$ cat run.sh
#!/bin/bash
# the make line also repeats each setting of config.mk as NAME=value (left out here)
make -C /OpenROAD-flow-scripts/flow DESIGN_CONFIG=/design/flow/config.mk WORK_HOME=/design/flow/orfs CLKGATE_MAP_FILE= finish
$ cat config.mk
export PLATFORM = sky130hd
export DESIGN_NAME = Controller_FIR
export DESIGN_NICKNAME = Controller_FIR
export VERILOG_FILES = /design/flow/design.v
export SDC_FILE = /design/flow/constraint.sdc
export NUM_CORES = 4
export LEC_CHECK = 0
export ABC_AREA = 1
export CAP_MARGIN = 20
export CORE_MARGIN = 2
export CORE_UTILIZATION = 72
export CTS_CLUSTER_SIZE = 56
export PLACE_DENSITY = 0.65
export SLEW_MARGIN = 5
$ cat constraint.sdc
create_clock -name core_clock -period 4.03 [get_ports {CLK}]
set_input_delay 0.8060 -clock core_clock [delete_from_list [all_inputs] [get_ports {CLK}]]
set_output_delay 0.8060 -clock core_clock [all_outputs]
set_load 0.01 [all_outputs]
$ cat design.v
module Controller(Vppg, Find_Setting, CLK, rst_n, DC_Comp, PGA_Gain, CLK_Filter, LED_IR, LED_RED, IR_ADC_Value, RED_ADC_Value, LED_Drive);
input 		CLK;							 
input 		rst_n;							 
input 		Find_Setting;					 
input[7:0] 	Vppg;							 
output reg 			LED_IR;					 
output reg 			LED_RED;				 
output reg			CLK_Filter;				 
output reg  [3:0] 	LED_Drive;				 
output reg  [3:0] 	PGA_Gain;				 
output reg  [6:0] 	DC_Comp;				 
output reg  [7:0]   IR_ADC_Value;			 
output reg  [7:0]   RED_ADC_Value;			 
parameter 		 MAX_RAND_VOLTAGE = 250;
parameter 		 MIN_RAND_VOLTAGE = 5;
parameter		 MITTEL_VOLTAGE   = 127;
localparam[2:0]  INITIAL 			    = 3'b001;  
localparam[2:0]  IDLE         		    = 3'b010;  
localparam[2:0]  FIND_SETTING			= 3'b000;
localparam[2:0]  SWEEP_DC_COMP  		= 3'b011;  
localparam[2:0]  INCREASE_PGA_GAIN      = 3'b100;  
localparam[2:0]  OSCILLATE   	     	= 3'b101;  
localparam[2:0]  FIRST_DC_COMP   		= 3'b110;  
reg [9:0]  	counter;						 
reg [3:0] 	gaintemp;						
reg [3:0] 	PGA_Gain_IR;					 
reg [3:0] 	PGA_Gain_RED;					 
reg [2:0]   currentState, nextState;		 
reg [7:0]   DC_left, DC_right, DC_Comp_temp;  
reg [6:0]   DC_Comp_IR;						 
reg [6:0]   DC_Comp_RED; 				     
reg [1:0]	red_on_flag; 					 
reg [9:0]   min_index;						 
reg [9:0]   max_index;						 
reg [7:0]  	temp_min;						 
reg [7:0]  	temp_max;						 
reg [3:0]   gaintemp_max;
reg [3:0]   gaintemp_min;
reg 		start;
always@(posedge CLK or negedge rst_n) begin
	if(~rst_n)begin
		currentState  <= INITIAL;	
	end
    else begin 
		currentState  <= nextState;
	end
end
always@(posedge CLK) begin
	if(counter == 999) begin
			counter <= 0;
		end
		else if(counter >= 0) begin
		counter <= counter + 1;
		end
	 case(currentState)
		INITIAL: begin  
			nextState          <= FIND_SETTING;
			counter		       <= 0;
			PGA_Gain_RED 	   <= 0;
			PGA_Gain_IR		   <= 0;
			DC_Comp_temp	   <= 0;
			DC_Comp_IR 	       <= 0;
			DC_Comp_RED        <= 0; 
			red_on_flag        <= 1;  
			temp_min		   <= 255;
			temp_max           <= 0;
			min_index		   <= 0;
			max_index 		   <= 0;
			LED_IR			   <= 0;
			LED_RED			   <= 1;
			PGA_Gain		   <= 4'd0;
			gaintemp  		   <= 15;
			LED_Drive 	       <= 8;
			CLK_Filter         <= 0;
			gaintemp_max       <= 0;
			gaintemp_min       <= 0;
			start <= 0;
			DC_Comp            <= 0;
			IR_ADC_Value       <= 0;
			RED_ADC_Value      <= 0;
		end
		FIND_SETTING: begin  
		if(Find_Setting) begin
			nextState <= IDLE;
			end
		end
		IDLE: begin  
			DC_left	  <= 0;
			DC_right  <= MITTEL_VOLTAGE; 
            case(red_on_flag)   
                0: begin   
					nextState <= FIRST_DC_COMP;
		   		    LED_IR    <= 1;
		            LED_RED   <= 0;
                    DC_Comp   <= 0;
					temp_min  <= 255;
					temp_max  <= 0;
				end
				1: begin   
					nextState <= FIRST_DC_COMP;
		   			LED_IR    <= 0;
		   		    LED_RED   <= 1;
                    DC_Comp   <= 0; 	
					temp_min  <= 255;
					temp_max  <= 0;
				end 
				2: begin   
					if (Vppg < temp_min && LED_RED == 1) begin
		 				temp_min  <= Vppg;
		 				min_index <= counter;  
		 				nextState <= IDLE;
					end
					if (Vppg > temp_max && LED_RED == 1) begin
		 				temp_max  <= Vppg;
		 				max_index <= counter;  
						nextState <= IDLE;
					end
					if (counter == 999 && LED_RED == 1)begin  
						nextState <= SWEEP_DC_COMP;  
					end	
					if(LED_IR == 1) begin
						nextState <= SWEEP_DC_COMP;
					end				    
				end
                default:;
            endcase
		end 
		FIRST_DC_COMP:begin	 
			if ((DC_right - DC_left) > 1)begin 
				if(Vppg < MITTEL_VOLTAGE)begin
					DC_right 	    <= 	DC_Comp;
					DC_Comp_temp	<=  DC_Comp + DC_left;
					DC_Comp  		<=  DC_Comp_temp >>1;
				end else if(Vppg > MITTEL_VOLTAGE)begin
					DC_left 	    <=	DC_Comp;
					DC_Comp_temp 	<=  DC_Comp + DC_right;
					DC_Comp 	    <=  DC_Comp_temp >> 1;
				end else begin
					DC_left			<=	DC_Comp;
					DC_right		<=	DC_Comp;
				end	
			end else begin
				red_on_flag     	<=	 2;
				nextState			<= 	IDLE;					
			end
	    end
		SWEEP_DC_COMP: begin   
				if (counter < (((min_index +max_index) >> 1) + 7) && counter >= (((min_index + max_index) >> 1) - 7))begin 
					if(Vppg < MITTEL_VOLTAGE)begin
						DC_right 	    <= 	DC_Comp;
						DC_Comp_temp	<=  DC_Comp + DC_left;
						DC_Comp  		<=  DC_Comp_temp >>1;
					end else if(Vppg > MITTEL_VOLTAGE)begin
						DC_left 	    <=	DC_Comp;
						DC_Comp_temp    <=  DC_Comp + DC_right;
						DC_Comp 	    <=  DC_Comp_temp >> 1;
					end else begin
						DC_left			<=	DC_Comp;
						DC_right		<=	DC_Comp;
						nextState 		<= INCREASE_PGA_GAIN;
					end	
				end else if (counter >= (((min_index +max_index) >> 1) + 7)) begin 
					nextState	    <= INCREASE_PGA_GAIN;
				end         
		end
		INCREASE_PGA_GAIN: begin  
			if((counter >= max_index) && counter <= (max_index + 4'd15)) begin  
				if(Vppg < MAX_RAND_VOLTAGE) begin
					PGA_Gain <= PGA_Gain + 4'd1;
				end
				else begin
					gaintemp_max <= PGA_Gain;   
				end
				if(counter == (max_index + 4'd15)) begin   
					PGA_Gain <= 4'd0;
					start <= 1;
				end
			end
			if(start) begin
				start <= 0;
				if(2000 < gaintemp_max) begin
					red_on_flag    <= 0 ;
					counter    	   <= 0;  
					if(LED_IR) begin					 
						DC_Comp_IR    <= DC_Comp;		 
						PGA_Gain_IR   <= gaintemp_min; 	 
						nextState     <= OSCILLATE;
						PGA_Gain      <= 4'd0;  
						gaintemp      <= 15;
						gaintemp_max  <= 0;
						gaintemp_min  <= 0;
					end
					if(LED_RED) begin
						DC_Comp_RED   <= DC_Comp;		 
						PGA_Gain_RED  <= gaintemp_min;   
						nextState  	  <= IDLE; 			 
						PGA_Gain   	  <= 4'd0; 			 
						gaintemp      <= 15;
						gaintemp_max  <= 0;
						gaintemp_min  <= 0;
						LED_RED	      <= 0;
						LED_IR	      <= 1;
					end
				end
				else begin	
					red_on_flag 	  <= 0 ;
					counter    	      <= 0;  
					if(LED_IR) begin
						DC_Comp_IR    <= DC_Comp;		     
						PGA_Gain_IR   <= gaintemp_max; 		 
						nextState     <= OSCILLATE;			 
						PGA_Gain      <= 4'd0;  
						gaintemp      <= 15;
						gaintemp_max  <= 0;
						gaintemp_min  <= 0;
						LED_RED	      <= 1;
						LED_IR	      <= 0;
					end
					if(LED_RED) begin
						DC_Comp_RED   <= DC_Comp;			 
						PGA_Gain_RED  <= gaintemp_max;		 
						nextState     <= IDLE; 				 
						PGA_Gain      <= 4'd0; 				 
						gaintemp      <= 15;
						gaintemp_max  <= 0;
						gaintemp_min  <= 0;
						LED_RED	  	  <= 0;
						LED_IR	      <= 1;
					end
				end
			end
		end 
		OSCILLATE: begin  
			CLK_Filter <=~CLK_Filter;  
			if(counter == 9) begin	  
				LED_RED <= ~LED_RED; 
				LED_IR  <= ~LED_IR;
				counter <= 0;  
				if(LED_IR) begin
					DC_Comp  	  <= DC_Comp_RED;
					PGA_Gain 	  <= PGA_Gain_RED;
					IR_ADC_Value  <= Vppg;  
				end
				if(LED_RED) begin
					DC_Comp 	  <= DC_Comp_IR;
					PGA_Gain 	  <= PGA_Gain_IR;
					RED_ADC_Value <= Vppg;  
				end
			end	
		end
		default: nextState <= IDLE;
	endcase
end
endmodule
module FIR_Filter(
    input wire CLK,                  
    input wire CLK_Filter,           
    input wire [7:0] input_data,     
    input wire rst_n,                
    output reg [19:0] output_data    
);
parameter NUM_SHI_REGS = 22;	 
parameter NUM_ADD_REGS = 11;     
reg     [7:0]   shift_regs   [NUM_SHI_REGS-1:0];   
reg     [8:0]   add_regs     [NUM_ADD_REGS-1:0];   
reg 	[16:0]  order[NUM_ADD_REGS-1:0];  
wire    [7:0]   COEFFICIENTS [NUM_ADD_REGS-1:0];   
assign COEFFICIENTS[0]  =    8'd2;
assign COEFFICIENTS[1]  =    8'd10;
assign COEFFICIENTS[2]  =    8'd16;
assign COEFFICIENTS[3]  =    8'd28;
assign COEFFICIENTS[4]  =    8'd43;
assign COEFFICIENTS[5]  =    8'd60;
assign COEFFICIENTS[6]  =    8'd78;
assign COEFFICIENTS[7]  =    8'd95;
assign COEFFICIENTS[8]  =    8'd111;
assign COEFFICIENTS[9]  =    8'd122;
assign COEFFICIENTS[10] =    8'd128;
always @(posedge CLK or negedge rst_n) begin
    if (!rst_n) begin
        shift_regs[0]  <= 8'b0;
        shift_regs[1]  <= 8'b0;
        shift_regs[2]  <= 8'b0;
        shift_regs[3]  <= 8'b0;
        shift_regs[4]  <= 8'b0;
        shift_regs[5]  <= 8'b0;
        shift_regs[6]  <= 8'b0;
        shift_regs[7]  <= 8'b0;
        shift_regs[8]  <= 8'b0;
        shift_regs[9]  <= 8'b0;
        shift_regs[10] <= 8'b0;
        shift_regs[11] <= 8'b0;
        shift_regs[12] <= 8'b0;
        shift_regs[13] <= 8'b0;
        shift_regs[14] <= 8'b0;
        shift_regs[15] <= 8'b0;
        shift_regs[16] <= 8'b0;
        shift_regs[17] <= 8'b0;
        shift_regs[18] <= 8'b0;
        shift_regs[19] <= 8'b0;
        shift_regs[20] <= 8'b0;
        shift_regs[21] <= 8'b0;
        add_regs[0]  <= 9'b0;
        add_regs[1]  <= 9'b0;
        add_regs[2]  <= 9'b0;
        add_regs[3]  <= 9'b0;
        add_regs[4]  <= 9'b0;
        add_regs[5]  <= 9'b0;
        add_regs[6]  <= 9'b0;
        add_regs[7]  <= 9'b0;
        add_regs[8]  <= 9'b0;
        add_regs[9]  <= 9'b0;
        add_regs[10] <= 9'b0;
        order[0]  <= 17'b0;
        order[1]  <= 17'b0;
        order[2]  <= 17'b0;
        order[3]  <= 17'b0;
        order[4]  <= 17'b0;
        order[5]  <= 17'b0;
        order[6]  <= 17'b0;
        order[7]  <= 17'b0;
        order[8]  <= 17'b0;
        order[9]  <= 17'b0;
        order[10] <= 17'b0;
        output_data <= 20'd0;
    end else if (CLK_Filter) begin
        shift_regs[0]  <= input_data;
        shift_regs[1]  <= shift_regs[0];
        shift_regs[2]  <= shift_regs[1];
        shift_regs[3]  <= shift_regs[2];
        shift_regs[4]  <= shift_regs[3];
        shift_regs[5]  <= shift_regs[4];
        shift_regs[6]  <= shift_regs[5];
        shift_regs[7]  <= shift_regs[6];
        shift_regs[8]  <= shift_regs[7];
        shift_regs[9]  <= shift_regs[8];
        shift_regs[10] <= shift_regs[9];
        shift_regs[11] <= shift_regs[10];
        shift_regs[12] <= shift_regs[11];
        shift_regs[13] <= shift_regs[12];
        shift_regs[14] <= shift_regs[13];
        shift_regs[15] <= shift_regs[14];
        shift_regs[16] <= shift_regs[15];
        shift_regs[17] <= shift_regs[16];
        shift_regs[18] <= shift_regs[17];
        shift_regs[19] <= shift_regs[18];
        shift_regs[20] <= shift_regs[19];
        shift_regs[21] <= shift_regs[20];
        add_regs[0]     <= shift_regs[0] + shift_regs[21];
        add_regs[1]     <= shift_regs[1] + shift_regs[20];
        add_regs[2]     <= shift_regs[2] + shift_regs[19];
        add_regs[3]     <= shift_regs[3] + shift_regs[18];
        add_regs[4]     <= shift_regs[4] + shift_regs[17];
        add_regs[5]     <= shift_regs[5] + shift_regs[16];
        add_regs[6]     <= shift_regs[6] + shift_regs[15];
        add_regs[7]     <= shift_regs[7] + shift_regs[14];
        add_regs[8]     <= shift_regs[8] + shift_regs[13];
        add_regs[9]     <= shift_regs[9] + shift_regs[12];
        add_regs[10]    <= shift_regs[10] + shift_regs[11];
        order[0]    <= COEFFICIENTS[0] * add_regs[0];
        order[1]    <= COEFFICIENTS[1] * add_regs[1];
        order[2]    <= COEFFICIENTS[2] * add_regs[2];
        order[3]    <= COEFFICIENTS[3] * add_regs[3];
        order[4]    <= COEFFICIENTS[4] * add_regs[4];
        order[5]    <= COEFFICIENTS[5] * add_regs[5];
        order[6]    <= COEFFICIENTS[6] * add_regs[6];
        order[7]    <= COEFFICIENTS[7] * add_regs[7];
        order[8]    <= COEFFICIENTS[8] * add_regs[8];
        order[9]    <= COEFFICIENTS[9] * add_regs[9];
        order[10]   <= COEFFICIENTS[10] * add_regs[10];
	    output_data <=   order[0] + order[1] + order[2] + order[3] 
                       + order[4] + order[5] + order[6] + order[7] 
                       + order[8] + order[9] + order[10];
    end
end
endmodule
module Controller_FIR (
	input	[7:0] 	VPPG,             
	input 		  	Find_Setting,     
	input 		  	CLK,              
	input 		  	rst_n,            
	output 	[6:0] 	DC_Comp,          
	output 	[3:0] 	pga_Gain,         
	output 		  	LED_IR,           
	output 		  	LED_RED,          
	output  [19:0] 	Out_RED_Filtered, 
	output  [19:0] 	Out_IR_Filtered,  
	output  [3:0] 	LED_Drive         
);
	wire [7:0] IR_ADC_Value, RED_ADC_Value;
	wire 	   CLK_Filter;
	reg        CLK_Filter_q;    
	wire       Filter_En;       
	always @(posedge CLK or negedge rst_n) begin
		if (!rst_n) CLK_Filter_q <= 1'b0;
		else        CLK_Filter_q <= CLK_Filter;
	end
	assign Filter_En = CLK_Filter & ~CLK_Filter_q;
    Controller ct(  .Vppg(VPPG), 
                    .Find_Setting(Find_Setting), 
                    .CLK(CLK), 
                    .rst_n(rst_n), 
                    .DC_Comp(DC_Comp), 
                    .PGA_Gain(pga_Gain), 
                    .CLK_Filter(CLK_Filter), 
                    .LED_IR(LED_IR), 
                    .LED_RED(LED_RED),
                    .IR_ADC_Value(IR_ADC_Value), 
                    .RED_ADC_Value(RED_ADC_Value), 
                    .LED_Drive(LED_Drive)); 
	FIR_Filter red( .CLK(CLK),
                    .CLK_Filter(Filter_En), 
                    .input_data(RED_ADC_Value),
                    .rst_n(rst_n),  
                    .output_data(Out_RED_Filtered));
	FIR_Filter ir(  .CLK(CLK),
                    .CLK_Filter(Filter_En), 
                    .input_data(IR_ADC_Value),
                    .rst_n(rst_n),  
                    .output_data(Out_IR_Filtered));
endmodule
==> results.toml, run 1 <==
# synthesis and place-and-route metrics
[floorplan]
chipArea_sq_um = 98900
initCoreUtil = 0.728
io_pins = 68
chipWidth_microns = 314
rows = 113
die-height_microns = 314
coreArea_sq_um = 95300

[layout]
final_nets = 9593
final_util = 0.836
fin_cells = 9715
synthToLayoutAreaGrowth_pct = 14.7

[hold_path]
hold_class = "in -> async"

[setup_path]
reg2reg_from = "red.order[0][3]$_DFFE_PN0P_"
start_kind = "register"
r2r_cells = 30
critPathSlowestCell = "fa_1"
end_kind = "register"
cpMostUsedCell = "nand2_1"
crit_start = "red.order[0][3]$_DFFE_PN0P_"
reg2reg_to = "red.output_data[17]$_DFFE_PN0P_"
cp_max_fo = 5
path_buffers = 5
criticalPathCategory = "reg -> reg"
crit_path_end = "red.output_data[17]$_DFFE_PN0P_"
cp_num_cells = 30
required_ns = 4.67
cpPeakStageDelay_ns = 0.51
cp_data_arrival_time_ns = 6.41
path_delay_family = "adder cells"
r2r_slack_ns = -1.74

[yosys]
async_reset_ff_frac = 0.869
synth.most_common_cell = "nand2_1"
ys_sh_aoi = 0.0907
mux_share = 0
xor_area_frac = 0.0117
ys_sh_adder = 0.272
netlist_instances = 8022
ys_ff = 1008
largest_area_cell = "dfrtp_1"
syn_area_sq_um = 69400
avgSynthCellArea_sq_um = 8.65
yosys_area_sq_um = 69400
yosys.area_share.simple = 0.181
topCellsByArea = "dfrtp_1 (32%), fa_1 (14%), ha_1 (14%)"
top_logic_kind = "adder cells"
ff_type = "dfrtp_1"
top_cells_by_count = "nand2_1 (2448), inv_1 (1129), dfrtp_1 (875)"
synth_warnings = 6
synth.distinct_cells = 55
ys_seq_frac = 0.371
yosys_cells = 8022
top_cell_area_share = 0.316
edf_count = 119

[clock_network]
htreeDepth = 3
root_buffer = "clkbuf_16"
insertion_delay_ns = 0.73
cts_buffers = 108
cts_tree = "yes"
clockBufferDepth = 3
cts.clk_slew.worst_paths_ns = 0.07
cts_hold_buffers = 0
clock-sinks = 1008

[routing]
vias = 56400
drc = 0
viasPerCell = 5.81
wl_per_cell_microns = 18.8
drt_first_pass_iters = 8
wl_mm = 183
antenna_left = 0
drt_iter0_drc = 5494

[sta]
worstMarginPinSlew_ns = 1.01
hold_violations = 0
setup-violations-final = 39
slew_headroom = 0.321
fmax_ghz = 0.173
rsz0062_at_grt = "yes"
setup_tns_ns = -41.35
setup_slack_ns = -1.74
finalCritPeriodShare = 1.43
worst_clock_skew_ns = 0.0336
final_max_slew_viol_count = 0
layout_min_cycle_time_ns = 5.77
fin_hold_ws_ns = 0.0912

[global_routing]
grt_pass1_wl_mm = 291
grt_max_degree = 195
grt_pass1_vias = 56400
antenna_found_initial = 4
grt_util_all_layers = 0.370
gr-total-overflow = 0

[placed_design]
place.port_buffers = 63
dp_cells = 9453
gp_congestion = 0.938
dpl.hpwl_mm = 132

[run_status]
violations = "negative setup slack"
status = "complete, but fails checks"

[job]
drv_cap = 0
log.warning_count = 82
-- cell type report --
type / instances / area (sq um)
tap: 1265 / 1580
antenna: 1 / 2.50
clock buffer: 156 / 3210
multi-input combinational: 5663 / 40300
inverter: 1143 / 4310
clock inverter: 44 / 539
fill: 5740 / 15700
sequential: 1008 / 25800
timing repair buffer: 435 / 3920
-- what timing repair did --
action / 4_1_cts / 5_1_grt
resized: 142 / 267
hold endpoints to repair: 0 / 0
pin swaps: 125 / 199
cloned: 0 / 1
setup endpoints to repair: 77 / 100
setup buffers: 28 / 45
-- per-stage QoR --
step                instance area, sq um  setup slack [ns]
finish                             79600             -1.74
global route                       79600             -2.03
CTS                                78400             -1.63
detailed placement                 73800             -1.80
global placement                   73800             -1.63
floorplan                          69700             -1.35
-- metal layers --
| metal | global-route usage | part of all wire | wire (microns) | vias up |
|---|---|---|---|---|
| met5 | 0 | 0.00023 | 43 | - |
| met4 | 0.117 | 0.037 | 6810 | 8 |
| met3 | 0.0646 | 0.078 | 14400 | 483 |
| met2 | 0.603 | 0.48 | 87000 | 2130 |
| met1 | 0.512 | 0.41 | 74800 | 27600 |
| li1 | - | - | - | 26200 |
==> inputs of run 2 (changes only) <==
CELL_PAD_IN_SITES_DETAIL_PLACEMENT = 2   (was default)
CELL_PAD_IN_SITES_GLOBAL_PLACEMENT = 3   (was default)
CORE_UTILIZATION = 47   (was 72)
CTS_CLUSTER_DIAMETER = 66   (was default)
CTS_CLUSTER_SIZE = default   (was 56)
HOLD_SLACK_MARGIN = 0.23   (was default)
MAX_ROUTING_LAYER = met4   (was default)
MIN_ROUTING_LAYER = met2   (was default)
PLACE_DENSITY = default   (was 0.65)
PLACE_DENSITY_LB_ADDON = 0.23   (was default)
SLEW_MARGIN = 20   (was 5)
clock period = 6.22 ns   (was 4.03 ns; I/O delays follow)
==> results.toml, run 2 <==
# physical design summary
[run_status]
status = "did not finish"
lastStage = "global routing (5_1_grt)"
error = "[ERROR GRT-0116] Global routing finished with congestion. Check the congestion regions in the DRC Viewer."

[floorplan]
chipArea_sq_um = 151000
chipWidth_microns = 388
initCoreUtil = 0.472
coreArea_sq_um = 147000
io_pins = 68
rows = 141
die-height_microns = 388

[yosys]
mux_share = 0
yosys_cells = 8022
yosys.area_share.simple = 0.181
ys_sh_adder = 0.272
top_logic_kind = "adder cells"
top_cells_by_count = "nand2_1 (2448), inv_1 (1129), dfrtp_1 (875)"
top_cell_area_share = 0.316
syn_area_sq_um = 69400
synth_warnings = 6
yosys_area_sq_um = 69400
ys_sh_aoi = 0.0907
synth.most_common_cell = "nand2_1"
netlist_instances = 8022
avgSynthCellArea_sq_um = 8.65
largest_area_cell = "dfrtp_1"
edf_count = 119
topCellsByArea = "dfrtp_1 (32%), fa_1 (14%), ha_1 (14%)"
ys_ff = 1008
async_reset_ff_frac = 0.869
ys_seq_frac = 0.371
ff_type = "dfrtp_1"
xor_area_frac = 0.0117
synth.distinct_cells = 55

[clock_network]
clockBufferDepth = 3
cts_buffers = 134
htreeDepth = 4
clock-sinks = 1008
cts_hold_buffers = 0
root_buffer = "clkbuf_16"

[global_routing]
gr-total-overflow = 85
grt_util_all_layers = 0.752

[placed_design]
dp_cells = 9845
dpl.hpwl_mm = 181
gp_congestion = 1.01
place.port_buffers = 63
postPlaceCellArea_sq_um = 72100
==> run 2: through the flow <==
| step | utilization | setup WS, ns |
|---|---|---|
| after floorplan | - | 0.459 |
| after CTS | 0.526 | -0.0351 |
| after detailed placement | 0.490 | -0.429 |
| after global placement | 0.490 | 0.0672 |
==> run 2: metal layers <==
metal / GRT overflow / global-route usage
met5: - / -
met4: 3 / 0.483
met3: 78 / 0.826
met2: 4 / 0.819
met1: - / -
==> run 2: timing repair <==
action / 4_1_cts
endpoints found under the setup margin: 20
resized: 143
setup buffers: 22
pin swaps: 72
==> inputs of run 3 (changes only) <==
CAP_MARGIN = 15   (was 20)
CELL_PAD_IN_SITES_DETAIL_PLACEMENT = default   (was 2)
CELL_PAD_IN_SITES_GLOBAL_PLACEMENT = default   (was 3)
CORE_UTILIZATION = 68   (was 47)
CTS_CLUSTER_DIAMETER = 90   (was 66)
HOLD_SLACK_MARGIN = -0.08   (was 0.23)
MAX_ROUTING_LAYER = default   (was met4)
MIN_ROUTING_LAYER = default   (was met2)
PLACE_DENSITY_LB_ADDON = default   (was 0.23)
SETUP_SLACK_MARGIN = 0.35   (was default)
TNS_END_PERCENT = 100   (was default)
clock period = 4.27 ns   (was 6.22 ns; I/O delays follow)
==> results.toml, run 3 <==
# synthesis and place-and-route metrics
[yosys]
synth_warnings = 6
mux_share = 0
ys_sh_adder = 0.272
yosys_cells = 8022
synth.distinct_cells = 55
syn_area_sq_um = 69400
topCellsByArea = "dfrtp_1 (32%), fa_1 (14%), ha_1 (14%)"
edf_count = 119
top_logic_kind = "adder cells"
xor_area_frac = 0.0117
yosys.area_share.simple = 0.181
synth.most_common_cell = "nand2_1"
yosys_area_sq_um = 69400
ys_sh_aoi = 0.0907
ys_ff = 1008
ys_seq_frac = 0.371
netlist_instances = 8022
async_reset_ff_frac = 0.869
top_cells_by_count = "nand2_1 (2448), inv_1 (1129), dfrtp_1 (875)"
avgSynthCellArea_sq_um = 8.65
largest_area_cell = "dfrtp_1"
ff_type = "dfrtp_1"
top_cell_area_share = 0.316

[routing]
wl_mm = 182
drc = 0
wl_met1_mm = 77.9
antenna-diode-count = 0
antenna_left = 0
drt_iter0_drc = 4505
dr_wl_met2_mm = 84.8
top_layer_used = "met5"
drt_first_pass_iters = 8
vias = 55600
viasPerCell = 5.68
wl_met3_mm = 13.4
wl_per_cell_microns = 18.6

[setup_path]
reg2reg_from = "red.order[1][1]$_DFFE_PN0P_"
end_kind = "register"
r2r_cells = 29
cpMostUsedCell = "inv_2"
crit_path_end = "red.output_data[19]$_DFFE_PN0P_"
cp_num_cells = 29
path_delay_family = "adder cells"
reg2reg_to = "red.output_data[19]$_DFFE_PN0P_"
criticalPathCategory = "reg -> reg"
crit_start = "red.order[1][1]$_DFFE_PN0P_"
required_ns = 4.85
path_buffers = 6
r2r_slack_ns = -1.49
cpPeakStageDelay_ns = 0.56
cp_max_fo = 5
start_kind = "register"
critPathSlowestCell = "fa_1"
cp_data_arrival_time_ns = 6.34

[job]
log.warning_count = 74
drv_cap = 0

[floorplan]
chipArea_sq_um = 105000
io_pins = 68
initCoreUtil = 0.684
die-height_microns = 323
rows = 117
chipWidth_microns = 323
coreArea_sq_um = 101000

[sta]
finalCritPeriodShare = 1.35
fmax_ghz = 0.174
layout_min_cycle_time_ns = 5.76
worst_clock_skew_ns = 0.0288
final_max_slew_viol_count = 0
hold_violations = 0
rsz0062_at_grt = "yes"
setup-violations-final = 29
slew_headroom = 0.315
setup_slack_ns = -1.49
setup_tns_ns = -33.34
worstMarginPinSlew_ns = 1.02

[global_routing]
antenna_found_initial = 1
grt_util_all_layers = 0.349
grt_max_degree = 165
grt_pass1_wl_mm = 287
grt_pass1_vias = 54200
gr-total-overflow = 0

[hold_path]
hold_class = "in -> async"

[layout]
final_nets = 9572
fin_cells = 9791
synthToLayoutAreaGrowth_pct = 15.2

[placed_design]
dp_slack_ns = -1.62
gp_congestion = 0.938
place.port_buffers = 63
dpl.hpwl_mm = 133
dp_cells = 9479

[clock_network]
root_buffer = "clkbuf_16"
htreeDepth = 3
cts.clk_slew.worst_paths_ns = 0.06
insertion_delay_ns = 0.71
cts_buffers = 109
cts_hold_buffers = 0
clock-sinks = 1008
cts_tree = "yes"
clockBufferDepth = 3

[run_status]
status = "complete, but fails checks"
violations = "negative setup slack"
run 3: cell type report:
| class | count | area (sq um) |
|---|---|---|
| clock buffer | 148 | 3110 |
| inverter | 1143 | 4320 |
| timing repair buffer | 413 | 3850 |
| fill | 6909 | 21500 |
| tap | 1368 | 1710 |
| sequential | 1008 | 25800 |
| multi-input combinational | 5663 | 40600 |
| clock inverter | 48 | 581 |
run 3: stage by stage:
step,hold slack (ns),util,area (sq um)
CTS,0.145,0.772,78300
floorplan,0.331,-,69700
global route,0.182,0.788,79900
detailed placement,0.342,0.724,73400
global placement,0.334,0.724,73400
finish,0.151,0.788,79900
run 3: layer usage:
| metal | vias to the layer above | global-route usage |
|---|---|---|
| met2 | 1842 | 0.551 |
| met3 | 382 | 0.0582 |
| met5 | - | 0 |
| met4 | 2 | 0.0919 |
| li1 | 26200 | - |
| met1 | 27200 | 0.503 |
run 3: what timing repair did:
item                       in CTS  in global routing
resized                       176                300
buffers inserted               48                 67
pin swaps                     151                216
gates cloned                    0                  1
setup endpoints to repair      96                102
hold endpoints to repair        0                  0
==> inputs of run 4 (changes only) <==
CAP_MARGIN = 20   (was 15)
CORE_UTILIZATION = 72   (was 68)
CTS_CLUSTER_DIAMETER = default   (was 90)
HOLD_SLACK_MARGIN = default   (was -0.08)
PLACE_DENSITY_LB_ADDON = 0.01   (was default)
SETUP_SLACK_MARGIN = 1.3   (was 0.35)
SLEW_MARGIN = 5   (was 20)
TNS_END_PERCENT = 5   (was 100)
clock period = 4.5 ns   (was 4.27 ns; I/O delays follow)
==> results.toml, run 4 <==
# synthesis and place-and-route metrics
[yosys]
top_logic_kind = "adder cells"
mux_share = 0
synth.distinct_cells = 55
yosys_cells = 8022
synth_warnings = 6
largest_area_cell = "dfrtp_1"
xor_area_frac = 0.0117
edf_count = 119
top_cells_by_count = "nand2_1 (2448), inv_1 (1129), dfrtp_1 (875)"
synth.most_common_cell = "nand2_1"
yosys.area_share.simple = 0.181
ys_sh_aoi = 0.0907
ff_type = "dfrtp_1"
async_reset_ff_frac = 0.869
syn_area_sq_um = 69400
ys_ff = 1008
ys_sh_adder = 0.272
top_cell_area_share = 0.316
ys_seq_frac = 0.371
avgSynthCellArea_sq_um = 8.65
netlist_instances = 8022
yosys_area_sq_um = 69400
topCellsByArea = "dfrtp_1 (32%), fa_1 (14%), ha_1 (14%)"

[run_status]
status = "complete, but fails checks"
violations = "negative setup slack"

[clock_network]
clockBufferDepth = 3
root_buffer = "clkbuf_16"
clock-sinks = 1008
cts_tree = "yes"
cts_buffers = 108
cts_hold_buffers = 0
insertion_delay_ns = 0.72
htreeDepth = 3
cts.clk_slew.worst_paths_ns = 0.07

[global_routing]
antenna_found_initial = 4
grt_max_degree = 212
gr-total-overflow = 0
grt_pass1_wl_mm = 288
grt_util_all_layers = 0.367
grt_pass1_vias = 55000

[layout]
final_nets = 9423
n_fill_cell = 5685
synthToLayoutAreaGrowth_pct = 14.2
combGateArea_sq_um = 41300
seqCellArea_sq_um = 25800

[routing]
vias = 55900
drt_first_pass_iters = 8
wl_per_cell_microns = 19.2
drt_iter0_drc = 5319
dr_wl_met2_mm = 85.8
drc = 0
viasPerCell = 5.86
wl_met1_mm = 76.0
wl_met3_mm = 14.9
wl_mm = 183
antenna_left = 0
top_layer_used = "met5"

[setup_path]
path_buffers = 4
reg2reg_to = "red.output_data[19]$_DFFE_PN0P_"
start_kind = "register"
path_delay_family = "adder cells"
end_kind = "register"
r2r_cells = 29
r2r_slack_ns = -1.25
cp_data_arrival_time_ns = 6.34
reg2reg_from = "red.order[0][1]$_DFFE_PN0P_"
critPathSlowestCell = "fa_1"
cp_num_cells = 29
cp_max_fo = 4
crit_start = "red.order[0][1]$_DFFE_PN0P_"
required_ns = 5.09
criticalPathCategory = "reg -> reg"
cpPeakStageDelay_ns = 0.53
crit_path_end = "red.output_data[19]$_DFFE_PN0P_"

[sta]
fmax_ghz = 0.174
hold_violations = 0
fin_hold_ws_ns = 0.207
worstMarginPinSlew_ns = 1.11
worst_clock_skew_ns = 0.0247
setup_slack_ns = -1.25
final_max_slew_viol_count = 0
layout_min_cycle_time_ns = 5.75
setup-violations-final = 28
slew_headroom = 0.259
finalCritPeriodShare = 1.28
rsz0062_at_grt = "yes"

[floorplan]
io_pins = 68
rows = 113
chipArea_sq_um = 98900
initCoreUtil = 0.728
coreArea_sq_um = 95300
die-height_microns = 314
chipWidth_microns = 314

[placed_design]
place.port_buffers = 63
dpl.hpwl_mm = 130
gp_congestion = 0.942

[job]
drv_cap = 0
log.warning_count = 81

[hold_path]
hold_class = "in -> async"
[run 4: area by class of cell]
class	instances	area share
sequential	1008	0.326
timing repair buffer	265	0.0305
clock buffer	154	0.0406
clock inverter	48	0.00681
multi-input combinational	5663	0.521
inverter	1143	0.0546
tap	1265	0.0200
antenna	2	0.0000632
[run 4: metrics by stage]
| stage | std cells | setup TNS (ns) | instance area, sq um | utilization | setup WS, ns |
|---|---|---|---|---|---|
| 2_1_floorplan | 8024 | -15.83 | 69600 | - | -0.878 |
| 3_3_place_gp | 9327 | -24.89 | 72700 | 0.763 | -1.24 |
| 3_5_place_dp | 9327 | -26.94 | 72700 | 0.763 | -1.32 |
| 4_1_cts | 9535 | -24.38 | 77800 | 0.817 | -1.21 |
| 5_1_grt | 9546 | -31.70 | 79200 | 0.831 | -1.57 |
| 6_report | 9548 | -24.64 | 79200 | 0.831 | -1.25 |
[run 4: metal layers]
metal	vias up	track usage
met3	458	0.0564
met2	2253	0.588
met1	27300	0.530
met4	2	0.0965
met5	-	0
li1	25900	-
[run 4: repair_timing]
item	4_1_cts	5_1_grt
setup buffers	6	11
pin swaps	290	396
resized	389	328
gates cloned	0	0
setup endpoints to repair	148	159
==> inputs of run 5 (changes only) <==
ABC_AREA = default   (was 1)
CELL_PAD_IN_SITES_GLOBAL_PLACEMENT = 3   (was default)
CORE_MARGIN = 4   (was 2)
CORE_UTILIZATION = 63   (was 72)
CTS_CLUSTER_DIAMETER = 66   (was default)
MAX_ROUTING_LAYER = met4   (was default)
PLACE_DENSITY = 0.59   (was default)
PLACE_DENSITY_LB_ADDON = default   (was 0.01)
SETUP_SLACK_MARGIN = default   (was 1.3)
SLEW_MARGIN = 20   (was 5)
TNS_END_PERCENT = default   (was 5)
clock period = 10.0 ns   (was 4.5 ns; I/O delays follow)
==> results.toml, run 5 <==
# physical design summary
[run_status]
status = "did not finish"
lastStage = "global placement without I/O (3_1_place_gp_skip_io)"
error = "[ERROR GPL-0301] Utilization 123.832 % exceeds 100%."

[yosys]
ff_type = "dfrtp_1"
syn_area_sq_um = 67900
top_logic_kind = "adder cells"
top_cells_by_count = "nand2_1 (1837), dfrtp_1 (875), inv_1 (808)"
ys_sh_adder = 0.277
yosys_cells = 7056
async_reset_ff_frac = 0.869
top_cell_area_share = 0.322
yosys_area_sq_um = 67900
mux_share = 0.00448
avgSynthCellArea_sq_um = 9.63
largest_area_cell = "dfrtp_1"
synth.distinct_cells = 78
ys_seq_frac = 0.379
ys_sh_aoi = 0.104
netlist_instances = 7056
ys_ff = 1008
xor_area_frac = 0.0477
yosys.area_share.simple = 0.130
topCellsByArea = "dfrtp_1 (32%), fa_1 (14%), ha_1 (14%)"
synth_warnings = 6
edf_count = 119
synth.most_common_cell = "nand2_1"

[floorplan]
coreArea_sq_um = 107000
rows = 120
initCoreUtil = 0.635
chipArea_sq_um = 113000
chipWidth_microns = 336
die-height_microns = 336
==> inputs of run 6 (changes only) <==
ABC_AREA = 1   (was default)
CAP_MARGIN = 5   (was 20)
CELL_PAD_IN_SITES_GLOBAL_PLACEMENT = default   (was 3)
CORE_ASPECT_RATIO = 1.07   (was default)
CORE_MARGIN = 2   (was 4)
CORE_UTILIZATION = 69   (was 63)
CTS_CLUSTER_DIAMETER = 90   (was 66)
HOLD_SLACK_MARGIN = -0.08   (was default)
MAX_ROUTING_LAYER = default   (was met4)
PLACE_DENSITY = default   (was 0.59)
SETUP_SLACK_MARGIN = 1.1   (was default)
TNS_END_PERCENT = 5   (was default)
clock period = 4.27 ns   (was 10.0 ns; I/O delays follow)
==> results.toml, run 6 <==
# synthesis and place-and-route metrics
[yosys]
ys_seq_frac = 0.371
largest_area_cell = "dfrtp_1"
yosys_cells = 8022
top_cell_area_share = 0.316
synth.distinct_cells = 55
edf_count = 119
xor_area_frac = 0.0117
avgSynthCellArea_sq_um = 8.65
synth.most_common_cell = "nand2_1"
syn_area_sq_um = 69400
netlist_instances = 8022
ff_type = "dfrtp_1"
mux_share = 0
async_reset_ff_frac = 0.869
synth_warnings = 6
ys_ff = 1008
ys_sh_adder = 0.272
yosys.area_share.simple = 0.181
topCellsByArea = "dfrtp_1 (32%), fa_1 (14%), ha_1 (14%)"
ys_sh_aoi = 0.0907
top_logic_kind = "adder cells"
top_cells_by_count = "nand2_1 (2448), inv_1 (1129), dfrtp_1 (875)"
yosys_area_sq_um = 69400

[floorplan]
initCoreUtil = 0.695
coreArea_sq_um = 99800
rows = 120
chipWidth_microns = 311
io_pins = 68
die-height_microns = 332
chipArea_sq_um = 103000

[sta]
hold_violations = 0
worstMarginPinSlew_ns = 1.07
layout_min_cycle_time_ns = 5.69
worst_clock_skew_ns = 0.0296
rsz0062_at_grt = "yes"
slew_headroom = 0.286
setup_slack_ns = -1.42
fmax_ghz = 0.176
setup-violations-final = 29
final_max_slew_viol_count = 0
fin_hold_ws_ns = 0.225
finalCritPeriodShare = 1.33

[routing]
drt_iter0_drc = 4367
antenna-diode-count = 0
wl_mm = 175
antenna_left = 0
drc = 0
vias = 54400
viasPerCell = 5.63
wl_per_cell_microns = 18.1
drt_first_pass_iters = 6

[run_status]
violations = "negative setup slack"
status = "complete, but fails checks"

[setup_path]
crit_path_end = "red.output_data[19]$_DFFE_PN0P_"
reg2reg_from = "red.order[1][3]$_DFFE_PN0P_"
cpMostUsedCell = "fa_1"
r2r_slack_ns = -1.42
criticalPathCategory = "reg -> reg"
path_buffers = 5
cp_max_fo = 4
r2r_cells = 27
reg2reg_to = "red.output_data[19]$_DFFE_PN0P_"
start_kind = "register"
path_delay_family = "adder cells"
critPathSlowestCell = "fa_1"
cp_data_arrival_time_ns = 6.27
cp_num_cells = 27
cpPeakStageDelay_ns = 0.54
crit_start = "red.order[1][3]$_DFFE_PN0P_"
required_ns = 4.85
end_kind = "register"

[hold_path]
hold_class = "in -> async"

[job]
drv_cap = 0
log.warning_count = 74

[clock_network]
htreeDepth = 3
cts_buffers = 108
clockBufferDepth = 3
insertion_delay_ns = 0.70
root_buffer = "clkbuf_16"
clock-sinks = 1008
cts.clk_slew.worst_paths_ns = 0.06
cts_tree = "yes"
cts_hold_buffers = 0

[layout]
n_fill_cell = 6846
synthToLayoutAreaGrowth_pct = 13.8
final_nets = 9454
final_util = 0.791

[placed_design]
dpl.hpwl_mm = 129
gp_congestion = 0.932
place.port_buffers = 63

[global_routing]
grt_max_degree = 175
antenna_found_initial = 1
gr-total-overflow = 0
grt_pass1_vias = 55000
grt_util_all_layers = 0.346
grt_pass1_wl_mm = 286
==> run 6: through the flow <==
stage	area, sq um	std cells	worst slack, ns	TNS [ns]
after CTS	78300	9648	-1.38	-29.70
final	79000	9653	-1.42	-30.00
after global placement	73000	9436	-1.43	-30.62
after floorplan	69600	8024	-1.11	-22.21
after global routing	79000	9653	-1.67	-37.75
after detailed placement	73000	9436	-1.48	-32.75
==> run 6: repair_timing <==
item                                    in CTS  in global routing
buffers inserted                            11                  5
endpoints found under the setup margin     150                165
pin swaps                                  332                203
resized                                    429                142
==> run 6: layout make-up <==
class / count / area, sq um / area share
clock buffer: 160 / 3260 / 0.0413
clock inverter: 41 / 453 / 0.00573
inverter: 1143 / 4310 / 0.0546
multi-input combinational: 5663 / 40800 / 0.516
sequential: 1008 / 25800 / 0.327
tap: 1342 / 1680 / 0.0213
timing repair buffer: 296 / 2690 / 0.0340
==> run 6: routing by layer <==
| metal | up-vias | track usage | routed length [microns] |
|---|---|---|---|
| met3 | 299 | 0.0495 | 11000 |
| met5 | - | 0 | 13 |
| met2 | 1537 | 0.551 | 82200 |
| li1 | 25900 | - | - |
| met4 | 2 | 0.107 | 5220 |
| met1 | 26600 | 0.496 | 76700 |
==> inputs of run 7 (changes only) <==
ABC_AREA = default   (was 1)
CAP_MARGIN = 20   (was 5)
CORE_ASPECT_RATIO = default   (was 1.07)
CORE_UTILIZATION = 54   (was 69)
CTS_CLUSTER_DIAMETER = default   (was 90)
CTS_CLUSTER_SIZE = 60   (was default)
HOLD_SLACK_MARGIN = 0.3   (was -0.08)
SETUP_SLACK_MARGIN = 1.99   (was 1.1)
TNS_END_PERCENT = default   (was 5)
clock period = 7.43 ns   (was 4.27 ns; I/O delays follow)
==> results.toml, run 7 <==
# synthesis and place-and-route metrics
[run_status]
status = "complete, no violations"

[setup_path]
r2r_cells = 29
path_buffers = 4
criticalPathCategory = "reg -> reg"
cp_num_cells = 29
end_kind = "register"
cp_max_fo = 3
cpMostUsedCell = "fa_1"
crit_path_end = "ir.output_data[18]$_DFFE_PN0P_"
cpPeakStageDelay_ns = 0.50
reg2reg_from = "ir.order[0][1]$_DFFE_PN0P_"
crit_start = "ir.order[0][1]$_DFFE_PN0P_"
critPathSlowestCell = "fa_1"
start_kind = "register"
path_delay_family = "adder cells"
cp_data_arrival_time_ns = 6.77
r2r_slack_ns = 1.24
required_ns = 8.01
reg2reg_to = "ir.output_data[18]$_DFFE_PN0P_"

[placed_design]
gp_congestion = 0.872
place.port_buffers = 63
dpl.hpwl_mm = 119

[yosys]
topCellsByArea = "dfrtp_1 (32%), fa_1 (14%), ha_1 (14%)"
syn_area_sq_um = 67900
yosys.area_share.simple = 0.130
ys_ff = 1008
top_cells_by_count = "nand2_1 (1837), dfrtp_1 (875), inv_1 (808)"
ys_sh_adder = 0.277
synth.distinct_cells = 78
netlist_instances = 7056
top_cell_area_share = 0.322
largest_area_cell = "dfrtp_1"
yosys_cells = 7056
synth.most_common_cell = "nand2_1"
synth_warnings = 6
xor_area_frac = 0.0477
ff_type = "dfrtp_1"
async_reset_ff_frac = 0.869
top_logic_kind = "adder cells"
yosys_area_sq_um = 67900
mux_share = 0.00448
avgSynthCellArea_sq_um = 9.63
edf_count = 119
ys_seq_frac = 0.379
ys_sh_aoi = 0.104

[sta]
finalCritPeriodShare = 0.833
hold_violations = 0
slew_headroom = 0.293
fmax_ghz = 0.162
worst_clock_skew_ns = 0.0280
rsz0062_at_grt = "yes"
final_max_slew_viol_count = 0
worstMarginPinSlew_ns = 1.06
layout_min_cycle_time_ns = 6.19
setup-violations-final = 0
setup_tns_ns = 0

[routing]
drc = 0
drt_first_pass_iters = 5
antenna_left = 0
wl_met3_mm = 4.80
dr_wl_met2_mm = 77.0
viasPerCell = 5.24
wl_per_cell_microns = 18.0
drt_iter0_drc = 2701
vias = 46200
top_layer_used = "met4"
wl_met1_mm = 72.8
wl_mm = 159

[clock_network]
cts_buffers = 115
clockBufferDepth = 3
htreeDepth = 3
insertion_delay_ns = 0.73
clock-sinks = 1008
cts_tree = "yes"
cts.clk_slew.worst_paths_ns = 0.06
root_buffer = "clkbuf_16"
cts_hold_buffers = 0

[floorplan]
die-height_microns = 359
chipArea_sq_um = 129000
chipWidth_microns = 359
initCoreUtil = 0.542
rows = 130
io_pins = 68
coreArea_sq_um = 125000

[global_routing]
gr-total-overflow = 0
grt_util_all_layers = 0.255
grt_pass1_wl_mm = 258
antenna_found_initial = 1
grt_pass1_vias = 47300
grt_max_degree = 226

[job]
drv_cap = 0
log.warning_count = 98

[layout]
n_fill_cell = 10900
synthToLayoutAreaGrowth_pct = 10.4
final_nets = 8312

[hold_path]
hold_path_depth = 0
worstHoldEndpoint = "ct.currentState[2]$_DFF_PN0_"
hold_class = "reg -> reg"
hold_path.startpoint = "ct.nextState[2]$_DFFE_PP_"
## run 7: final cells by class
class                   count  area [sq um]  share of cell area
repair buffers            127          1290              0.0171
flip-flops and latches   1008         25800               0.343
inverters                 808          3040              0.0405
clock buffers             163          3400              0.0454
well taps                1650          2060              0.0275
multi-input cells        5018         38900               0.519
diodes                      1          2.50           0.0000334
clock inverters            50           568             0.00757
## run 7: what timing repair did
action | 4_1_cts | 5_1_grt
endpoints found under the setup margin | 21 | 23
setup buffers | 24 | 11
hold endpoints to repair | 0 | 0
gates resized | 45 | 56
pin swaps | 58 | 44
## run 7: metal layers
| metal | vias up | global-route usage |
|---|---|---|
| met4 | 0 | 0.0698 |
| met2 | 564 | 0.430 |
| li1 | 22900 | - |
| met3 | 194 | 0.0285 |
| met5 | - | 0 |
| met1 | 22600 | 0.350 |
## run 7: through the flow
| stage | cells | setup slack (ns) | utilization | hold WS [ns] | cell area (sq um) |
|---|---|---|---|---|---|
| floorplan | 7058 | 1.50 | - | 0.331 | 68100 |
| global placement | 8575 | 1.05 | 0.561 | 0.335 | 70300 |
| detailed placement | 8576 | 0.984 | 0.561 | 0.336 | 70300 |
| CTS | 8813 | 1.35 | 0.596 | 0.355 | 74700 |
| global route | 8824 | 0.890 | 0.599 | 0.363 | 75000 |
| finish | 8825 | 1.24 | 0.599 | 0.352 | 75000 |
==> inputs of run 8 (changes only) <==
ABC_AREA = 0   (was default)
CAP_MARGIN = 30   (was 20)
CELL_PAD_IN_SITES_DETAIL_PLACEMENT = 0   (was default)
CELL_PAD_IN_SITES_GLOBAL_PLACEMENT = 0   (was default)
CORE_UTILIZATION = 70   (was 54)
CTS_CLUSTER_DIAMETER = 36   (was default)
CTS_CLUSTER_SIZE = 14   (was 60)
HOLD_SLACK_MARGIN = default   (was 0.3)
SETUP_SLACK_MARGIN = -0.35   (was 1.99)
TNS_END_PERCENT = 50   (was default)
clock period = 4.18 ns   (was 7.43 ns; I/O delays follow)
==> results.toml, run 8 <==
# synthesis and place-and-route metrics
[run_status]
status = "complete, but fails checks"
violations = "negative setup slack"

[yosys]
top_logic_kind = "adder cells"
yosys_area_sq_um = 67900
avgSynthCellArea_sq_um = 9.63
ys_sh_adder = 0.277
top_cells_by_count = "nand2_1 (1837), dfrtp_1 (875), inv_1 (808)"
ff_type = "dfrtp_1"
mux_share = 0.00448
async_reset_ff_frac = 0.869
ys_sh_aoi = 0.104
yosys.area_share.simple = 0.130
synth_warnings = 6
edf_count = 119
ys_seq_frac = 0.379
yosys_cells = 7056
netlist_instances = 7056
largest_area_cell = "dfrtp_1"
xor_area_frac = 0.0477
top_cell_area_share = 0.322
ys_ff = 1008
topCellsByArea = "dfrtp_1 (32%), fa_1 (14%), ha_1 (14%)"
syn_area_sq_um = 67900
synth.most_common_cell = "nand2_1"
synth.distinct_cells = 78

[sta]
final_max_slew_viol_count = 0
worstMarginPinSlew_ns = 0.945
layout_min_cycle_time_ns = 6.36
fin_hold_ws_ns = 0.174
setup_slack_ns = -2.18
hold_violations = 0
setup-violations-final = 64
finalCritPeriodShare = 1.52
setup_tns_ns = -50.43
worst_clock_skew_ns = 0.0400
rsz0062_at_grt = "yes"
fmax_ghz = 0.157
slew_headroom = 0.365

[clock_network]
cts.clk_slew.worst_paths_ns = 0.06
insertion_delay_ns = 0.78
cts_tree = "yes"
clock-sinks = 1008
cts_hold_buffers = 0
cts_buffers = 164
htreeDepth = 4
root_buffer = "clkbuf_16"
clockBufferDepth = 3

[floorplan]
chipWidth_microns = 316
coreArea_sq_um = 96400
io_pins = 68
die-height_microns = 316
chipArea_sq_um = 99600
rows = 114
initCoreUtil = 0.705

[setup_path]
cp_max_fo = 2
path_delay_family = "adder cells"
cpPeakStageDelay_ns = 0.55
cp_data_arrival_time_ns = 6.99
cp_num_cells = 30
crit_start = "ir.order[0][1]$_DFFE_PN0P_"
criticalPathCategory = "reg -> reg"
reg2reg_to = "ir.output_data[18]$_DFFE_PN0P_"
end_kind = "register"
r2r_cells = 30
reg2reg_from = "ir.order[0][1]$_DFFE_PN0P_"
critPathSlowestCell = "fa_1"
start_kind = "register"
cpMostUsedCell = "fa_1"
required_ns = 4.81
r2r_slack_ns = -2.18
crit_path_end = "ir.output_data[18]$_DFFE_PN0P_"
path_buffers = 5

[global_routing]
grt_pass1_wl_mm = 269
gr-total-overflow = 0
grt_util_all_layers = 0.343
grt_max_degree = 204
grt_pass1_vias = 51100
antenna_found_initial = 3

[placed_design]
place.port_buffers = 63
gp_congestion = 0.976
dpl.hpwl_mm = 122
dp_cells = 8503
dp_slack_ns = -2.16
postPlaceCellArea_sq_um = 72200

[job]
log.warning_count = 76
drv_cap = 0

[routing]
vias = 50000
antenna_left = 0
drc = 0
wl_mm = 167
viasPerCell = 5.65
drt_iter0_drc = 4383
wl_per_cell_microns = 18.9
drt_first_pass_iters = 6

[layout]
synthToLayoutAreaGrowth_pct = 16.0
final_nets = 8655
n_fill_cell = 6045
fin_area_sq_um = 78800
final_util = 0.817
fin_cells = 8836

[hold_path]
hold_class = "in -> async"
run 8: layout make-up:
type	count	area (sq um)	share of cell area
clock inverters	113	1390	0.0176
inverters	808	3040	0.0386
clock buffers	190	4320	0.0549
repair buffers	421	3630	0.0461
flip-flops and latches	1008	25800	0.327
multi-input cells	5018	39100	0.496
well taps	1276	1600	0.0203
diodes	2	5.00	0.0000635
run 8: metal layers:
layer,part of all wire,up-vias,GRT usage
met1,0.45,24700,0.497
met4,0.026,0,0.0950
met5,0,-,0
met2,0.47,1342,0.542
li1,-,23600,-
met3,0.061,298,0.0585
run 8: what timing repair did:
| action | CTS | global route |
|---|---|---|
| gates resized | 53 | 101 |
| buffers inserted | 19 | 19 |
| setup endpoints to repair | 29 | 70 |
| pin swaps | 62 | 84 |
==> inputs of run 9 (changes only) <==
ABC_AREA = default   (was 0)
CAP_MARGIN = 20   (was 30)
CELL_PAD_IN_SITES_DETAIL_PLACEMENT = default   (was 0)
CELL_PAD_IN_SITES_GLOBAL_PLACEMENT = default   (was 0)
CORE_UTILIZATION = 40   (was 70)
CTS_CLUSTER_DIAMETER = default   (was 36)
CTS_CLUSTER_SIZE = default   (was 14)
SETUP_SLACK_MARGIN = default   (was -0.35)
TNS_END_PERCENT = default   (was 50)
clock period = 10.0 ns   (was 4.18 ns; I/O delays follow)
==> results.toml, run 9 <==
# synthesis and place-and-route metrics
[setup_path]
cp_num_cells = 27
crit_path_end = "red.output_data[18]$_DFFE_PN0P_"
path_buffers = 2
start_kind = "register"
cpMostUsedCell = "fa_1"
cp_max_fo = 3
criticalPathCategory = "reg -> reg"
reg2reg_from = "red.order[1][1]$_DFFE_PN0P_"
reg2reg_to = "red.output_data[18]$_DFFE_PN0P_"
path_delay_family = "adder cells"
end_kind = "register"
crit_start = "red.order[1][1]$_DFFE_PN0P_"
cpPeakStageDelay_ns = 0.81
r2r_slack_ns = 2.85
critPathSlowestCell = "o41ai_1"
required_ns = 10.57
r2r_cells = 27
cp_data_arrival_time_ns = 7.72

[yosys]
edf_count = 119
topCellsByArea = "dfrtp_1 (32%), fa_1 (14%), ha_1 (14%)"
xor_area_frac = 0.0477
top_cell_area_share = 0.322
top_logic_kind = "adder cells"
ys_sh_aoi = 0.104
yosys_cells = 7056
largest_area_cell = "dfrtp_1"
mux_share = 0.00448
synth.most_common_cell = "nand2_1"
synth_warnings = 6
yosys.area_share.simple = 0.130
async_reset_ff_frac = 0.869
syn_area_sq_um = 67900
ys_seq_frac = 0.379
yosys_area_sq_um = 67900
synth.distinct_cells = 78
avgSynthCellArea_sq_um = 9.63
ys_ff = 1008
netlist_instances = 7056
ys_sh_adder = 0.277
top_cells_by_count = "nand2_1 (1837), dfrtp_1 (875), inv_1 (808)"
ff_type = "dfrtp_1"

[sta]
setup-violations-final = 0
worst_clock_skew_ns = 0.0487
final_max_slew_viol_count = 0
fmax_ghz = 0.140
layout_min_cycle_time_ns = 7.15
rsz0062_at_grt = "no"
setup_slack_ns = 2.85
finalCritPeriodShare = 0.715
slew_headroom = 0.272
worstMarginPinSlew_ns = 1.09
hold_violations = 0
setup_tns_ns = 0

[placed_design]
gp_congestion = 0.869
place.port_buffers = 63
dp_slack_ns = 2.85
dpl.hpwl_mm = 121

[layout]
synthToLayoutAreaGrowth_pct = 10.0
final_nets = 8275

[hold_path]
hold_path.startpoint = "ct.nextState[1]$_DFFE_PP_"
worstHoldEndpoint = "ct.currentState[1]$_DFF_PN0_"
hold_class = "reg -> reg"
hold_path_depth = 0

[floorplan]
initCoreUtil = 0.402
chipWidth_microns = 416
chipArea_sq_um = 173000
io_pins = 68
coreArea_sq_um = 169000
die-height_microns = 416
rows = 151

[routing]
wl_per_cell_microns = 17.0
drc = 0
viasPerCell = 4.92
vias = 46100
drt_iter0_drc = 2918
wl_mm = 159
drt_first_pass_iters = 5
antenna_left = 0

[global_routing]
grt_max_degree = 214
grt_pass1_vias = 47800
gr-total-overflow = 0
grt_pass1_wl_mm = 262
grt_util_all_layers = 0.190
antenna_found_initial = 2

[clock_network]
cts_hold_buffers = 0
insertion_delay_ns = 0.77
clock-sinks = 1008
cts_resized = 0
root_buffer = "clkbuf_16"
cts.clk_slew.worst_paths_ns = 0.06
postCtsSetupBuffers = 0
cts_buffers = 112
cts_tree = "yes"
htreeDepth = 3
clockBufferDepth = 3

[run_status]
status = "complete, no violations"

[job]
drv_cap = 0
log.warning_count = 80
[run 9: stage by stage]
stage	hold slack (ns)	cells	util	area [sq um]
after floorplan	0.331	7058	-	67900
after global placement	0.332	9145	0.419	70800
after detailed placement	0.341	9145	0.419	70800
after CTS	0.353	9354	0.442	74700
after global routing	0.353	9354	0.442	74700
final	0.353	9355	0.442	74700
[run 9: cell type report]
cell class	instances	area [sq um]
Antenna cell	1	2.50
Clock buffer	164	3310
Clock inverter	45	604
Fill cell	16200	94300
Inverter	808	3030
Multi-Input combinational cell	5018	38300
Sequential cell	1008	25800
Tap cell	2218	2780
Timing Repair Buffer	93	948
[run 9: metal layers]
layer | global-route usage | wire length, microns
met2 | 0.309 | 75000
met5 | 0 | 0
met3 | 0.0281 | 5800
met1 | 0.260 | 72900
met4 | 0.0586 | 5160
==> inputs of run 10 (changes only) <==
clock period = 9.62 ns   (was 10.0 ns; I/O delays follow)
==> results.toml, run 10 <==
# synthesis and place-and-route metrics
[routing]
vias = 46300
drc = 0
viasPerCell = 4.95
antenna_left = 0
drt_iter0_drc = 3119
drt_first_pass_iters = 6
wl_mm = 159
wl_per_cell_microns = 17.0

[global_routing]
grt_pass1_vias = 47900
grt_util_all_layers = 0.190
grt_pass1_wl_mm = 263
gr-total-overflow = 0
grt_max_degree = 220
antenna_found_initial = 3

[yosys]
top_cell_area_share = 0.322
ys_ff = 1008
async_reset_ff_frac = 0.869
topCellsByArea = "dfrtp_1 (32%), fa_1 (14%), ha_1 (14%)"
top_cells_by_count = "nand2_1 (1837), dfrtp_1 (875), inv_1 (808)"
ys_sh_adder = 0.277
synth.distinct_cells = 78
synth.most_common_cell = "nand2_1"
ys_sh_aoi = 0.104
xor_area_frac = 0.0477
yosys_area_sq_um = 67900
largest_area_cell = "dfrtp_1"
avgSynthCellArea_sq_um = 9.63
yosys.area_share.simple = 0.130
syn_area_sq_um = 67900
synth_warnings = 6
mux_share = 0.00448
edf_count = 119
top_logic_kind = "adder cells"
yosys_cells = 7056
ff_type = "dfrtp_1"
netlist_instances = 7056
ys_seq_frac = 0.379

[floorplan]
initCoreUtil = 0.402
io_pins = 68
coreArea_sq_um = 169000
chipArea_sq_um = 173000
rows = 151
die-height_microns = 416
chipWidth_microns = 416

[setup_path]
end_kind = "register"
crit_path_end = "red.output_data[18]$_DFFE_PN0P_"
crit_start = "red.order[1][1]$_DFFE_PN0P_"
required_ns = 10.20
r2r_slack_ns = 2.42
reg2reg_to = "red.output_data[18]$_DFFE_PN0P_"
critPathSlowestCell = "o41ai_1"
reg2reg_from = "red.order[1][1]$_DFFE_PN0P_"
cpPeakStageDelay_ns = 0.86
r2r_cells = 27
criticalPathCategory = "reg -> reg"
cp_data_arrival_time_ns = 7.78
cp_num_cells = 27
path_buffers = 2
cpMostUsedCell = "fa_1"
start_kind = "register"
cp_max_fo = 3
path_delay_family = "adder cells"

[layout]
synthToLayoutAreaGrowth_pct = 9.92
final_nets = 8278
final_util = 0.442
fin_area_sq_um = 74700
n_fill_cell = 16100

[sta]
finalCritPeriodShare = 0.748
rsz0062_at_grt = "no"
slew_headroom = 0.236
setup_tns_ns = 0
final_max_slew_viol_count = 0
layout_min_cycle_time_ns = 7.20
fmax_ghz = 0.139
hold_violations = 0
setup-violations-final = 0
worstMarginPinSlew_ns = 1.14
setup_slack_ns = 2.42
worst_clock_skew_ns = 0.0302

[run_status]
status = "complete, no violations"

[clock_network]
cts_buffers = 113
htreeDepth = 3
cts_tree = "yes"
root_buffer = "clkbuf_16"
insertion_delay_ns = 0.76
clockBufferDepth = 3
cts_hold_buffers = 0
postCtsSetupBuffers = 0
cts_resized = 0
clock-sinks = 1008
cts.clk_slew.worst_paths_ns = 0.06

[placed_design]
dp_slack_ns = 2.44
gp_congestion = 0.853
dpl.hpwl_mm = 121
postPlaceCellArea_sq_um = 70900
place.port_buffers = 63

[hold_path]
worstHoldEndpoint = "ct.currentState[2]$_DFF_PN0_"
hold_path.startpoint = "ct.nextState[2]$_DFFE_PP_"
hold_class = "reg -> reg"
hold_path_depth = 0

[job]
log.warning_count = 86
drv_cap = 0
[run 10: final cells by class]
type	instances	area [sq um]	share of cell area
clock buffers	163	3260	0.0436
inverters	808	3030	0.0406
diodes	2	5.00	0.0000670
flip-flops and latches	1008	25800	0.345
multi-input cells	5018	38300	0.513
well taps	2218	2780	0.0372
clock inverters	44	561	0.00751
repair buffers	95	980	0.0131
[run 10: metal layers]
layer,vias up,global-route usage,share of wire
met4,2,0.0534,0.029
met3,198,0.0270,0.036
met1,22700,0.261,0.46
met2,557,0.313,0.47
met5,-,0,0.00020
li1,22800,-,-
[run 10: stage by stage]
step	std cells	hold WS, ns
floorplan	7058	0.331
global placement	9145	0.335
detailed placement	9147	0.334
CTS	9354	0.344
global route	9354	0.348
finish	9356	0.345
